==> inputs of 10-05 <==
==> flow/design.v <==
`timescale 1ns / 1ps
module button_debounce (
    input clk,        
    input rst,        
    input button_in,  
    output reg button_out  
);
    parameter integer DEBOUNCE_TIME = 200; 
    reg [19:0] counter;
    reg button_state;
    always @(posedge clk or posedge rst) begin
        if (rst) begin
            counter <= 0;
            button_state <= 0;
            button_out <= 0;
        end else begin
            if (button_in != button_state) begin
                counter <= counter + 1;
                if (counter >= DEBOUNCE_TIME) begin
                    button_state <= button_in;
                    button_out <= button_in;
                    counter <= 0;
                end
            end else begin
                counter <= 0;
            end
        end
    end
endmodule
`timescale 1ns / 1ps
module operatorremainder(
    input [35:0] n,
    output reg is_multiple
);
	parameter DIVISOR = 20000;
	reg [35:0] temp;
	reg [35:0] quotient;
	reg [35:0] remainder;
	integer i;
	always @(*) begin
        temp = n;
        quotient = 0;
        remainder = 0;
        for (i = 35; i >= 0; i = i - 1) begin
            quotient = (quotient << 1) | (temp[i] ? 1'b1 : 1'b0);
            if (quotient >= DIVISOR) begin
                quotient = quotient - DIVISOR;
                remainder = (remainder << 1) | 1'b1;
            end else begin
                remainder = (remainder << 1);
            end
        end
        is_multiple = (quotient == 0);
    end
endmodule
`timescale 1ns / 1ps
module ClockTest(
	input clk,
	input rst,
	input btn,
	output reg [6:0] seg,  
	output reg [3:0] an,
	output reg buttons_pressed, 
	output reg buttons_released 
);
	wire is_divisible;  
   reg [7:0] counter;  
   reg [35:0] cnt;	 
   wire buttons_out;
	reg buttons_out_prev;
   wire [6:0] segments [15:0];  
	reg [3:0] ones;  
   reg [3:0] tens;  
	reg [3:0] s_ones;  
	reg [3:0] s_tens;  
   reg [6:0] refresh_counter;  
   reg refresh_flag;	 
   reg [7:0] clk_display;  
      assign segments[0] = 7'b1000000;   
      assign segments[1] = 7'b1111001;   
      assign segments[2] = 7'b0100100;   
      assign segments[3] = 7'b0110000;   
      assign segments[4] = 7'b0011001;   
      assign segments[5] = 7'b0010010;   
      assign segments[6] = 7'b0000010;   
      assign segments[7] = 7'b1111000;   
      assign segments[8] = 7'b0000000;   
      assign segments[9] = 7'b0010000;   
      assign segments[10] = 7'b0001000;  
      assign segments[11] = 7'b0000011;  
      assign segments[12] = 7'b1000110;  
      assign segments[13] = 7'b0100001;  
      assign segments[14] = 7'b0000110;  
      assign segments[15] = 7'b0001110;  
   button_debounce debounce (
		.clk(clk),
		.rst(rst),
		.button_in(btn),
		.button_out(buttons_out)
   );
   operatorremainder remainder (
        .n(cnt),
        .is_multiple(is_divisible)
    );
   always @ (posedge clk or posedge rst) begin
      if (rst) begin  
         cnt <= 0;
         counter <= 0;
			ones <= 0;
			tens <= 0;
			s_ones <= 0;
			s_tens <= 0;
			clk_display <= 0;
			buttons_out_prev <= 0;
			buttons_pressed <= 0;
			buttons_released <= 0;
      end else begin
			if(cnt == 1_200_000 -1) begin 
				cnt <= 0;
				ones <= 0;
				tens <= 0;
				s_ones <= 0;
				s_tens <= 0;
				clk_display <= 0;
			end else begin
			if (is_divisible) begin 
				if(clk_display == 60) begin
					s_ones <= 0;
					s_tens <= 0;
				end else begin
					clk_display <= clk_display+1;
					if(s_ones == 9) begin
						s_ones <= 0;
						s_tens <= s_tens + 1;
					end else begin
						s_ones <= s_ones + 1;
					end
				end
			end
			buttons_out_prev <= buttons_out;
			buttons_pressed <= (buttons_out & ~buttons_out_prev);	  
			buttons_released <= (~buttons_out & buttons_out_prev);  
			if (buttons_pressed) begin
				if (ones == 9) begin
					ones <= 0;
					if (tens == 9) begin
						tens <= 0;
					end else begin
						tens <= tens + 1;
					end
				end else begin
				ones <= ones + 1;
				end
			end
			cnt <= cnt + 1;
         end   
      end
   end
	always @(posedge clk or posedge rst) begin
		if (rst) begin
			refresh_counter <= 0;
			refresh_flag <= 0;
		end else begin
		refresh_counter <= refresh_counter + 1;
		if (refresh_counter == 250) begin   
			refresh_counter <= 0;
			refresh_flag <= ~refresh_flag;
		end
		end
	end
	always @(posedge clk or posedge rst) begin
		if (rst) begin
			seg <= 7'b1111111;
			an <= 4'b1111;
		end else
		case (refresh_counter[6:5])
			2'b00: begin
				seg <= segments[ones];
				an <= 4'b1110; 
			end
			2'b01: begin
				seg <= segments[tens];
				an <= 4'b1101; 
			end
				2'b10: begin
				seg <= segments[s_ones];
				an <= 4'b1011; 
			end
				2'b11: begin
				seg <= segments[s_tens];
				an <= 4'b0111; 
			end
		endcase
end
endmodule
==> flow/run.sh <==
#!/bin/bash
# the make line also repeats each setting of config.mk as NAME=value (left out here)
make -C /OpenROAD-flow-scripts/flow DESIGN_CONFIG=/design/flow/config.mk WORK_HOME=/design/flow/orfs CLKGATE_MAP_FILE= finish
==> flow/config.mk <==
export PLATFORM = sky130hd
export DESIGN_NAME = ClockTest
export DESIGN_NICKNAME = ClockTest
export VERILOG_FILES = /design/flow/design.v
export SDC_FILE = /design/flow/constraint.sdc
export NUM_CORES = 4
export LEC_CHECK = 0
export CAP_MARGIN = 20
export CELL_PAD_IN_SITES_DETAIL_PLACEMENT = 0
export CELL_PAD_IN_SITES_GLOBAL_PLACEMENT = 0
export CORE_MARGIN = 2
export CORE_UTILIZATION = 72
export CTS_CLUSTER_DIAMETER = 236
export CTS_CLUSTER_SIZE = 87
export GPL_ROUTABILITY_DRIVEN = 0
export PLACE_DENSITY_LB_ADDON = 0.27
export SETUP_SLACK_MARGIN = 5.0
export SLEW_MARGIN = 20
export TNS_END_PERCENT = 5
==> flow/constraint.sdc <==
create_clock -name core_clock -period 33.3 [get_ports {clk}]
set_input_delay 6.6600 -clock core_clock [delete_from_list [all_inputs] [get_ports {clk}]]
set_output_delay 6.6600 -clock core_clock [all_outputs]
set_load 0.01 [all_outputs]
==> inputs of 11-24, as changes to 10-05 <==
Settings changed: ABC_AREA set to 1, CTS_CLUSTER_SIZE 87 to 80, HOLD_SLACK_MARGIN set to -0.1, MAX_ROUTING_LAYER set to met4, PLACE_DENSITY_LB_ADDON 0.27 to 0.01, SETUP_SLACK_MARGIN 5.0 to 3.34.
==> flow/constraint.sdc (replaced) <==
create_clock -name core_clock -period 25.6 [get_ports {clk}]
set_input_delay 5.1200 -clock core_clock [delete_from_list [all_inputs] [get_ports {clk}]]
set_output_delay 5.1200 -clock core_clock [all_outputs]
set_load 0.01 [all_outputs]
==> datasheet_impl.txt <==
Physical implementation characteristics

Parameter                              Value

Outcome
  Status    stopped before the end
  Fail Step    global routing
  First error in the log    [ERROR GRT-0116] Global routing finished with congestion. Check the congestion regions in the DRC Viewer.

Logic synthesis
  Portion of synthesized cell area occupied by the leading cell type    8.987%
  Cell taking the most area after synthesis    sky130_fd_sc_hd__xnor2_1
  Synth Area in Compound Gates    34.79%
  # Cells Yosys    4269
  Synth logic family    AND-OR/OR-AND gates
  Mapped Cells    4269
  Share of the synthesized netlist area taken by xor and xnor gates    12.67%
  Commonest cells in the synthesized netlist    sky130_fd_sc_hd__nand2_1, sky130_fd_sc_hd__nor2_1, sky130_fd_sc_hd__xnor2_1, sky130_fd_sc_hd__a21oi_1, sky130_fd_sc_hd__nand3_1

Floorplanning
  Die Height    208.5 microns
  # rows    74
  Core area    ~41000 sq um

Placement
  Post-place setup slack    -1.653 ns

GRT
  Met3 Resource Use GR    72.23%
the above is filed under 10-05

==> datasheet_impl.txt <==
Summary of implementation characteristics

Parameter                              Value

Placement
  Post-place setup slack    -0.7928 ns

Logic synthesis
  # Cells Yosys    5661
  Cell taking the most area after synthesis    sky130_fd_sc_hd__nand2_1
  Synth logic family    simple AND/OR/NAND/NOR gates
  Synth Area in Compound Gates    3.916%
  Commonest cells in the synthesized netlist    sky130_fd_sc_hd__nand2_1, sky130_fd_sc_hd__inv_1, sky130_fd_sc_hd__nand3_1, sky130_fd_sc_hd__nor2_1, sky130_fd_sc_hd__nand2_2
  Share of the synthesized netlist area taken by xor and xnor gates    2.622%
  Area fraction in and, or, nand and nor cells    71.80%
  Mapped Cells    5661

Final timing
  Minimum clock period    about 23 ns

Cells and area
  Buffer count excluding the clock tree in the final layout    319
  Sequential cell area    about 2600 sq um

Floorplanning
  # rows    roughly 80
  Core area    47650 sq um

Outcome
  Status    complete, no violations

Run
  Count of max-cap constraint violations    0

GRT
  Met3 Resource Use GR    4.735%
the above is filed under 11-24

